==> flow/design.v (excerpt) <==
module top_nexys_a7 (
    input logic clock,       
    input logic reset,
    input logic hx711_data_in,
    output logic hx711_sclk_out,
    output logic [5:0] states_led,
    output logic [7:0] DDP,
    output logic [7:0] AN
);
    logic clock50MHz;
    always_ff @(posedge clock, posedge reset) begin
        if (reset) clock50MHz <= 0;
        else       clock50MHz <= ~clock50MHz;
    end
    logic ce_50;
    assign ce_50 = ~clock50MHz;
    logic hx711_data_sync1, hx711_data_sync2;
    always_ff @(posedge clock) begin
        if (ce_50) begin
            hx711_data_sync1 <= hx711_data_in;
            hx711_data_sync2 <= hx711_data_sync1;
        end
    end
    logic [23:0] s_hx711_raw_bits; 
    logic        s_hx711_tick;     
    hx711driver inst_hx711_driver (
        .clk(clock), 
        .reset(reset), 
        .ce(ce_50),
        .dvsr(16'd50), 
        .start(1'b1), 
        .dout(s_hx711_raw_bits), 
        .hx711_done_tick(s_hx711_tick),
        .ready(), 
        .sclk(hx711_sclk_out), 
        .hx711_in(hx711_data_sync2) 
    );
    logic signed [31:0] data_signed;
    assign data_signed = {{8{s_hx711_raw_bits[23]}}, s_hx711_raw_bits};
    logic s_tick_sync_r, s_tick_rising;
    always_ff @(posedge clock) s_tick_sync_r <= s_hx711_tick;
    assign s_tick_rising = s_hx711_tick && !s_tick_sync_r; 
    localparam int CLOCKS_PER_SECOND = 100_000;
    localparam int THRESHOLD = 50;                      
    localparam int NOISE_LIMIT = 15000; 
    int timer_1sec;
    logic signed [63:0] accumulator_sum; 
    int sample_count;
    int consecutive_outliers;
    logic signed [31:0] current_second_avg;
    logic signed [31:0] previous_second_avg;
    logic signed [31:0] display_stable_val;
  ...
Size in the first run: ~620 flip-flops, roughly 26 I/O pins.
clock: 33.9 ns
lec_check: 0
cap_margin: 10
cell_pad_in_sites_detail_placement: 0
cell_pad_in_sites_global_placement: 1
core_margin: 2
core_utilization: 30
cts_cluster_size: 73
gpl_routability_driven: 0
place_density: 0.39
setup_slack_margin: 5.0
slew_margin: 20
run.sh (not shown) runs the stock make flow with config.mk's settings and CLKGATE_MAP_FILE=.
Then changed:
==> flow/config.mk (replaced) <==
export PLATFORM = sky130hd
export DESIGN_NAME = top_nexys_a7
export DESIGN_NICKNAME = top_nexys_a7
export VERILOG_FILES = /design/flow/design.v
export SDC_FILE = /design/flow/constraint.sdc
export NUM_CORES = 4
export LEC_CHECK = 0
export ABC_AREA = 1
export CAP_MARGIN = 20
export CORE_MARGIN = 2
export CORE_UTILIZATION = 72
export CTS_CLUSTER_SIZE = 74
export PLACE_DENSITY = 0.36
export SETUP_SLACK_MARGIN = 5.0
export SLEW_MARGIN = 20
==> flow/constraint.sdc (replaced) <==
create_clock -name core_clock -period 19.3 [get_ports {clock}]
set_input_delay 3.8600 -clock core_clock [delete_from_list [all_inputs] [get_ports {clock}]]
set_output_delay 3.8600 -clock core_clock [all_outputs]
set_load 0.01 [all_outputs]
Outcome:
- The new run ran to the end with violations: negative setup slack
- setup slack gets worse by 7100 ps
- design area fell by a few percent
- clock-buffer cell count drops by 33
- area after synthesis falls slightly
- first-iteration DRC count rises by well over a third
- clock power grows by well over a third
- routed wire length shrinks by a few percent
Then changed:
--- a/flow/config.mk
+++ b/flow/config.mk
@@ -8 +7,0 @@
-export ABC_AREA = 1
@@ -11,4 +10 @@
-export CORE_UTILIZATION = 72
-export CTS_CLUSTER_SIZE = 74
-export PLACE_DENSITY = 0.36
-export SETUP_SLACK_MARGIN = 5.0
+export CORE_UTILIZATION = 40
==> flow/constraint.sdc (replaced) <==
create_clock -name core_clock -period 40.0 [get_ports {clock}]
set_input_delay 8.0000 -clock core_clock [delete_from_list [all_inputs] [get_ports {clock}]]
set_output_delay 8.0000 -clock core_clock [all_outputs]
set_load 0.01 [all_outputs]
Now the flow ran to the end with no violations.
Cell area falls by a few percent.
Area after synthesis rises slightly.
Clock-buffer cell count rises by 3.
Routed wire length falls by about a fifth.
Setup slack gains 7300 ps.
Power falls by well over a third.
Clock power falls by well over a third.
Global-route usage falls by 18 points.
Then changed:
--- a/flow/config.mk
+++ b/flow/config.mk
@@ -8 +8 @@
-export CAP_MARGIN = 20
+export CAP_MARGIN = 30
@@ -10 +10,3 @@
-export CORE_UTILIZATION = 40
+export CORE_UTILIZATION = 72
+export PLACE_DENSITY = 0.63
+export SETUP_SLACK_MARGIN = -2.0
==> flow/constraint.sdc (replaced) <==
create_clock -name core_clock -period 21.7 [get_ports {clock}]
set_input_delay 4.3400 -clock core_clock [delete_from_list [all_inputs] [get_ports {clock}]]
set_output_delay 4.3400 -clock core_clock [all_outputs]
set_load 0.01 [all_outputs]
Now the flow failed in 5_1_grt.
Synthesized area stays the same.
Synthesized cell count does not change.
Die size is lower by 44%.
Power is estimated from default activity; no workload was simulated.
